==> flow/design.v (excerpt) <==
module apollo_top(
	input clk,
   input rst_n,
	input rs232_rx,	 
	output rs232_tx,	 
	input[7:0] in_ad_data,
	output out_ad_clk,
	output Sftclk,
	output Lchclk,
	output SDout,
	output test1,
	output test2
    );
wire[7:0] tx_in;
wire tx_write;
wire[7:0] rx_out;
wire rx_over;
my_uart	uart(	.clk(clk),
					.rst_n(rst_n),
					.rs232_rx(rs232_rx),
					.rs232_tx(rs232_tx),
					.tx_in(tx_in),
					.tx_write(tx_write),
					.rx_out(rx_out),
					.rx_over(rx_over)
					);
wire[7:0] recv_in;
wire recv_write;
wire recv_en;
wire recv_rst;
wire [7:0] scode;
wire scode_rdy;
wire [7:0] level;
controller controller(	.clk(clk),
								.rst_n(rst_n),
								.rx_out(rx_out),
								.rx_over(rx_over),
								.recv_in(recv_in),
								.recv_write(recv_write),
								.tx_in(tx_in),
								.tx_write(tx_write),
								.recv_ce(recv_en),
								.recv_rst(recv_rst),
								.scode(scode),
								.scode_rdy(scode_rdy),
								.level(level)
								);
segment_driver segment(	.clk(clk),
								.rst_n(rst_n),
								.bin({2'b00, scode}),
								.refresh(scode_rdy),
								.Sftclk(Sftclk),
								.Lchclk(Lchclk),
								.SDout(SDout));
wire[7:0] ad_data_in;
wire ad_data_rdy;
wire recv_rst_n = rst_n & recv_rst;
ad_driver ad_driver(	.clk(clk),
							.ce(recv_en),
							.rst_n(recv_rst_n),
							.din(in_ad_data),
							.clk_out(out_ad_clk),
							.dout(ad_data_in),
							.ready(ad_data_rdy));
receiver receiver(	.clk(clk),
							.ce(recv_en),
							.rst_n(recv_rst_n),
							.level(level),
  ...
Size in the first run: roughly 4400 cells after synthesis, about 1400 flip-flops, about 18 I/O pins, about 57000 sq um of cells after synthesis.
clock: 4.41 ns
lec_check: 0
cap_margin: 20
core_margin: 2
core_utilization: 72
cts_cluster_size: 51
place_density_lb_addon: 0.0
setup_slack_margin: 1.31
slew_margin: 20
run.sh (not shown) runs the stock make flow with config.mk's settings and CLKGATE_MAP_FILE=.
The starting point completed without violations.
Next try:
--- a/flow/config.mk
+++ b/flow/config.mk
@@ -7,6 +7,8 @@
 export LEC_CHECK = 0
-export CAP_MARGIN = 20
+export CAP_MARGIN = 10
 export CORE_MARGIN = 2
 export CORE_UTILIZATION = 72
+export CTS_CLUSTER_DIAMETER = 27
 export CTS_CLUSTER_SIZE = 51
+export HOLD_SLACK_MARGIN = 0.11
 export PLACE_DENSITY_LB_ADDON = 0.0
Outcome: The new run ran to the end with no violations; routed wire length is higher by 21%; setup slack gets worse by 0.19 ns; global-route usage goes up by 4.8 points; clock skew rises by 0.048 ns; synthesized area is unchanged; first-iteration DRC count came out higher by 11%; sequential share of layout area fell by 4.1 points; die size does not change; register-to-register slack loses 0.24 ns; power went up by 40%.
Next try:
==> flow/config.mk (replaced) <==
export PLATFORM = sky130hd
export DESIGN_NAME = apollo_top
export DESIGN_NICKNAME = apollo_top
export VERILOG_FILES = /design/flow/design.v
export SDC_FILE = /design/flow/constraint.sdc
export NUM_CORES = 4
export LEC_CHECK = 0
export CAP_MARGIN = 20
export CORE_MARGIN = 2
export CORE_UTILIZATION = 70
export PLACE_DENSITY_LB_ADDON = 0.0
export SETUP_SLACK_MARGIN = 1.28
export SLEW_MARGIN = 20
==> flow/constraint.sdc (replaced) <==
create_clock -name core_clock -period 4.38 [get_ports {clk}]
set_input_delay 0.8760 -clock core_clock [delete_from_list [all_inputs] [get_ports {clk}]]
set_output_delay 0.8760 -clock core_clock [all_outputs]
set_load 0.01 [all_outputs]
After rerunning: The changed run completed without violations. Area after synthesis is unchanged. Sequential share of layout area increases by 4.1 points. Cell area decreases by 7.7%. Die area increases by 2.8%. Wire length decreases by about 18%.
Next try:
--- a/flow/config.mk
+++ b/flow/config.mk
@@ -9,3 +9,5 @@
 export CORE_MARGIN = 2
-export CORE_UTILIZATION = 70
+export CORE_UTILIZATION = 72
+export CTS_CLUSTER_DIAMETER = 28
+export CTS_CLUSTER_SIZE = 55
 export PLACE_DENSITY_LB_ADDON = 0.0
Global-route usage is higher by 5.5 points.
Die area went down by 2.7%.
Clock-buffer cell count went up by 151.
First-iteration DRC count increases by about 21%.
Next try:
==> flow/config.mk (replaced) <==
export PLATFORM = sky130hd
export DESIGN_NAME = apollo_top
export DESIGN_NICKNAME = apollo_top
export VERILOG_FILES = /design/flow/design.v
export SDC_FILE = /design/flow/constraint.sdc
export NUM_CORES = 4
export LEC_CHECK = 0
export CAP_MARGIN = 0
export CELL_PAD_IN_SITES_DETAIL_PLACEMENT = 0
export CORE_ASPECT_RATIO = 1.55
export CORE_MARGIN = 2
export CORE_UTILIZATION = 72
export CTS_CLUSTER_DIAMETER = 394
export GPL_ROUTABILITY_DRIVEN = 0
export PLACE_DENSITY = 0.35
export SETUP_SLACK_MARGIN = 1.29
export SLEW_MARGIN = 15
What happened:
- global-route usage falls by 4.9 points
- setup slack gains 0.15 ns
- total power falls by about 30%
- final cell count falls by about 4.7%
- core utilization falls by 6.8 points
- register-to-register slack loses 0.04 ns
Next try:
--- a/flow/config.mk
+++ b/flow/config.mk
@@ -7,3 +7,3 @@
 export LEC_CHECK = 0
-export CAP_MARGIN = 0
+export CAP_MARGIN = 20
 export CELL_PAD_IN_SITES_DETAIL_PLACEMENT = 0
@@ -12,5 +12,7 @@
 export CORE_UTILIZATION = 72
-export CTS_CLUSTER_DIAMETER = 394
+export CTS_CLUSTER_DIAMETER = 121
+export CTS_CLUSTER_SIZE = 25
 export GPL_ROUTABILITY_DRIVEN = 0
-export PLACE_DENSITY = 0.35
+export HOLD_SLACK_MARGIN = 0.29
+export PLACE_DENSITY_LB_ADDON = 0.18
 export SETUP_SLACK_MARGIN = 1.29
What happened: Via count drops by 1.8%; power drops by 17%; clock skew drops by 0.0051 ns; sequential share of layout area climbs by 2.1 points; critical path depth climbs by 1; wire length drops by 2.5%; sequential power stays flat; core utilization drops by 3.0 points; non-clock buffer count drops by 4; sequential cell count stays the same; final cell count drops by 2.2%.

---

## 01-10
apollo_top again, from the RTL that the note above started with.
Settings: LEC_CHECK=0, ABC_AREA=1, CAP_MARGIN=20, CELL_PAD_IN_SITES_DETAIL_PLACEMENT=2, CORE_MARGIN=5, CORE_UTILIZATION=52, CTS_CLUSTER_SIZE=50, GPL_TIMING_DRIVEN=0, HOLD_SLACK_MARGIN=0.27, MIN_ROUTING_LAYER=met2, PLACE_DENSITY_LB_ADDON=0.25, SETUP_SLACK_MARGIN=2.37, SLEW_MARGIN=20; clock period 20.0 ns.
01-10 terminated abnormally: detailed placement reported DPL-0033.
Inputs modified between 01-10 and 12-22:
Settings: a deleted SETUP_SLACK_MARGIN that had been 2.37; an added PLACE_DENSITY of 0.6; a deleted HOLD_SLACK_MARGIN that had been 0.27; a change of CORE_UTILIZATION from 52 to 38; a deleted GPL_TIMING_DRIVEN that had been 0; a change of CTS_CLUSTER_SIZE from 50 to 72; a deleted PLACE_DENSITY_LB_ADDON that had been 0.25; a change of CORE_MARGIN from 5 to 2; a deleted MIN_ROUTING_LAYER that had been met2.
[summary]
- The layout from 12-22, despite a flow that completed every stage, fails the layout checks, with the failing checks listed as capacitance limit, slew limit.
- Floorplan utilization, 01-10 and 12-22: larger value in 01-10
- In 12-22 the row count turned out about 17% higher than in 01-10.
- Placeable core region, 12-22 vs 01-10: up by more than a quarter
- From 01-10 to 12-22 the numbers moved as follows: final estimated routing congestion in global placement decreased by about 6% relative to the old numbers, chip width rose by about 15%, mapped cell area comparable, die area now sits higher.

---

Starting RTL as in the previous note.
clock: 2.45 ns
lec_check: 0
abc_area: 1
cap_margin: 5
cell_pad_in_sites_detail_placement: 0
cell_pad_in_sites_global_placement: 0
core_aspect_ratio: 1.55
core_margin: 2
core_utilization: 72
cts_cluster_diameter: 42
cts_cluster_size: 15
gpl_routability_driven: 1
max_routing_layer: met4
place_density_lb_addon: 0.28
setup_slack_margin: -0.11
slew_margin: 30
The baseline completed and failed the layout checks on negative setup slack.
Then changed:
--- a/flow/config.mk
+++ b/flow/config.mk
@@ -17,2 +17,3 @@
 export GPL_ROUTABILITY_DRIVEN = 1
+export HOLD_SLACK_MARGIN = -0.1
 export MAX_ROUTING_LAYER = met4
=>
- With this change the flow finished but fails on negative hold slack, negative setup slack
- hold slack gets worse by 0.41 ns
- cell count is about the same
- utilization is about the same
- power hardly moves
- clock-buffer cell count does not change
- wire length barely changes
- critical path depth stays the same
- synthesized area stays the same
- fmax hardly moves
- cell area stays flat
- die area stays the same
Then changed:
==> flow/config.mk (replaced) <==
export PLATFORM = sky130hd
export DESIGN_NAME = apollo_top
export DESIGN_NICKNAME = apollo_top
export VERILOG_FILES = /design/flow/design.v
export SDC_FILE = /design/flow/constraint.sdc
export NUM_CORES = 4
export LEC_CHECK = 0
export CAP_MARGIN = 20
export CELL_PAD_IN_SITES_DETAIL_PLACEMENT = 0
export CORE_ASPECT_RATIO = 1.55
export CORE_MARGIN = 2
export CORE_UTILIZATION = 72
export CTS_CLUSTER_DIAMETER = 26
export GPL_ROUTABILITY_DRIVEN = 0
export PLACE_DENSITY = 0.37
export SETUP_SLACK_MARGIN = 1.27
export SLEW_MARGIN = 15
==> flow/constraint.sdc (replaced) <==
create_clock -name core_clock -period 4.38 [get_ports {clk}]
set_input_delay 0.8760 -clock core_clock [delete_from_list [all_inputs] [get_ports {clk}]]
set_output_delay 0.8760 -clock core_clock [all_outputs]
set_load 0.01 [all_outputs]
The new run finished with timing, DRC and antenna clean.
Synthesized cell count decreases by a quarter to a third.
Global-route usage decreases by 4.3 points.
Flip-flop count does not change.
Design area increases by a few percent.
First-iteration DRC count decreases by well over a third.
Die size decreases slightly.
Then changed:
--- a/flow/config.mk
+++ b/flow/config.mk
@@ -12,5 +12,6 @@
 export CORE_UTILIZATION = 72
-export CTS_CLUSTER_DIAMETER = 26
+export CTS_CLUSTER_DIAMETER = 121
 export GPL_ROUTABILITY_DRIVEN = 0
-export PLACE_DENSITY = 0.37
+export HOLD_SLACK_MARGIN = 0.3
+export PLACE_DENSITY_LB_ADDON = 0.01
 export SETUP_SLACK_MARGIN = 1.27
After rerunning: Setup slack improved by 0.074 ns. Design area went down by about 4.6%. Global-route usage went down by 2.9 points. Sequential power barely changes. Area after synthesis does not change. Core utilization went down by 3.8 points.
Then changed:
==> flow/config.mk (replaced) <==
export PLATFORM = sky130hd
export DESIGN_NAME = apollo_top
export DESIGN_NICKNAME = apollo_top
export VERILOG_FILES = /design/flow/design.v
export SDC_FILE = /design/flow/constraint.sdc
export NUM_CORES = 4
export LEC_CHECK = 0
export CAP_MARGIN = 20
export CORE_MARGIN = 2
export CORE_UTILIZATION = 72
export CTS_CLUSTER_SIZE = 47
export PLACE_DENSITY_LB_ADDON = 0.0
export SETUP_SLACK_MARGIN = 1.29
export SLEW_MARGIN = 20
Result: Sequential share of layout area fell by 0.72 points; final area increases by 1.3%; worst setup slack hardly moves; core utilization is higher by 0.79 points; clock power goes up by about 20%; die size hardly moves; final cell count goes up by 0.72%.

---

apollo_top again, from the RTL that the note above started with.
make LEC_CHECK=0 CAP_MARGIN=20 CELL_PAD_IN_SITES_DETAIL_PLACEMENT=0 CORE_ASPECT_RATIO=1.55 CORE_MARGIN=2 CORE_UTILIZATION=71 CTS_CLUSTER_DIAMETER=121 GPL_ROUTABILITY_DRIVEN=0 PLACE_DENSITY_LB_ADDON=0.18 SETUP_SLACK_MARGIN=1.03 SLEW_MARGIN=40 finish   # period 4.38 ns
Rerun with:
CAP_MARGIN = 10   (was 20)
CELL_PAD_IN_SITES_DETAIL_PLACEMENT = default   (was 0)
CORE_ASPECT_RATIO = 0.88   (was 1.55)
CORE_UTILIZATION = 72   (was 71)
CTS_CLUSTER_DIAMETER = default   (was 121)
CTS_CLUSTER_SIZE = 47   (was default)
GPL_ROUTABILITY_DRIVEN = default   (was 0)
PLACE_DENSITY_LB_ADDON = 0.0   (was 0.18)
SETUP_SLACK_MARGIN = 1.29   (was 1.03)
SLEW_MARGIN = 15   (was 40)
The changed run went through all stages and came out clean.
Worst setup slack is worse by 29 ps.
Synthesized area stays the same.
Final cell count is about the same.
Count of clock-buffer cells in the layout grows by 26.
Wire length shrinks by 0.50%.
Utilization grows by 1.9 points.
Design area grows by 0.49%.
Via count shrinks by 0.87%.
Die area shrinks by 1.4%.
Total power grows by 2.6%.
Register-to-register slack is better by 240 ps.
Rerun with:
CAP_MARGIN = 20   (was 10)
CELL_PAD_IN_SITES_DETAIL_PLACEMENT = 0   (was default)
CORE_ASPECT_RATIO = 0.89   (was 0.88)
CTS_CLUSTER_DIAMETER = 28   (was default)
CTS_CLUSTER_SIZE = default   (was 47)
GPL_ROUTABILITY_DRIVEN = 0   (was default)
PLACE_DENSITY_LB_ADDON = 0.01   (was 0.0)
SETUP_SLACK_MARGIN = 1.27   (was 1.29)
After rerunning: The new run finished clean; cell area is higher by about 5.5%; total power is higher by 27%; sequential cell count is unchanged; worst setup slack improved by 130 ps; wire length is higher by about 8%; register-to-register slack got worse by 110 ps; first-iteration DRC count is lower by 3.9%; sequential power is about the same; worst hold slack improved by 280 ps; clock-buffer cell count is higher by 72; via count is higher by about 3.4%.

---

## build 24
Starting RTL as in the previous note.
Settings: LEC_CHECK=0, ABC_AREA=1, CAP_MARGIN=5, CELL_PAD_IN_SITES_DETAIL_PLACEMENT=1, CELL_PAD_IN_SITES_GLOBAL_PLACEMENT=2, CORE_ASPECT_RATIO=1.55, CORE_MARGIN=2, CORE_UTILIZATION=59, CTS_CLUSTER_DIAMETER=319, CTS_CLUSTER_SIZE=50, GPL_ROUTABILITY_DRIVEN=0, GPL_TIMING_DRIVEN=0, HOLD_SLACK_MARGIN=0.08, MAX_ROUTING_LAYER=met4, MIN_ROUTING_LAYER=met2, PLACE_DENSITY_LB_ADDON=0.18, SETUP_SLACK_MARGIN=0.44, SLEW_MARGIN=35, TNS_END_PERCENT=55; clock period 5.04 ns.
Build 24 did not run to completion, as it errored out during global placement without I/O.
--- input diff build 24..build 13 ---
- swapping 319 for 25 in CTS_CLUSTER_DIAMETER
- swapping 0 for 1 in GPL_ROUTABILITY_DRIVEN
Results
- Build 13 did not finish; a tool error ended it in global placement without I/O.
- The floorplan die height was comparable across build 24 and build 13.
- As far as fraction of registers with async set/reset goes, build 13 and build 24 are indistinguishable; the numbers are identical.
- From build 24 to build 13, synthesized-area fraction occupied by and/or/nand/nor cells did not move at all.
- As far as netlist area before placement goes, build 13 and build 24 are indistinguishable; the numbers are identical.
- Die area: build 13 vs build 24 identical
- Reported for build 24 and build 13, floorplan row count turned out identical to the last digit.
- Build 13 -> build 24: chip area in the Yosys report delta 0, exact match
- Gate count after technology mapping: build 13 vs build 24 identical
Here is what was changed in the inputs of build 18 compared with build 13.
- CORE_ASPECT_RATIO: 1.55 -> unset
- GPL_ROUTABILITY_DRIVEN: 1 -> unset
- CTS_CLUSTER_SIZE: 50 -> unset
- GPL_TIMING_DRIVEN: 0 -> unset
- SETUP_SLACK_MARGIN: 0.44 -> unset
- MAX_ROUTING_LAYER: met4 -> unset
- SLEW_MARGIN: 35 -> 20
- PLACE_DENSITY_LB_ADDON: 0.18 -> 0.28
- CAP_MARGIN: 5 -> 20
- HOLD_SLACK_MARGIN: 0.08 -> unset
- CELL_PAD_IN_SITES_GLOBAL_PLACEMENT: 2 -> unset
- TNS_END_PERCENT: 55 -> unset
- CORE_UTILIZATION: 59 -> 72
- MIN_ROUTING_LAYER: met2 -> unset
- CELL_PAD_IN_SITES_DETAIL_PLACEMENT: 1 -> unset
- CTS_CLUSTER_DIAMETER: 25 -> unset
- the clock period (ns, I/O delays scaled along): 5.04 -> 16.0
Notes after the runs:
- Across build 13 and build 18, a clean result was obtained everywhere but in build 13.
- Compared with build 13, in build 18 number of enable-type register cells in the synthesized netlist barely changed; mux share of post-synthesis cell area barely changed.
- [build 18 vs build 13] die boundary height: lower in build 18
- Compared with build 13, in build 18 number of rows in the core area lost 39, die area now sits lower, initial core utilization picked up an extra 13 points, number of instances in the synthesized netlist held.
- Changes observed in build 18 relative to build 13: area of the placeable core went down; overall die width went up.
diff inputs: build 18 => build 12
- swapping 72 for 40 in CORE_UTILIZATION
- putting PLACE_DENSITY at 0.6 where nothing was set
- clearing PLACE_DENSITY_LB_ADDON, which used to be 0.28
- clearing ABC_AREA, which used to be 1
- swapping 16.0 for 4.95 in the clock period (ns, I/O delays scaled along)
## What came out
- Going from build 18 to build 12, total routed wirelength went down; cell count fell about 18%; design area moved up; fraction of the core area occupied by cells at floorplan now sits lower.
Power figures rest on the tool's default switching activity, not on a simulated workload.
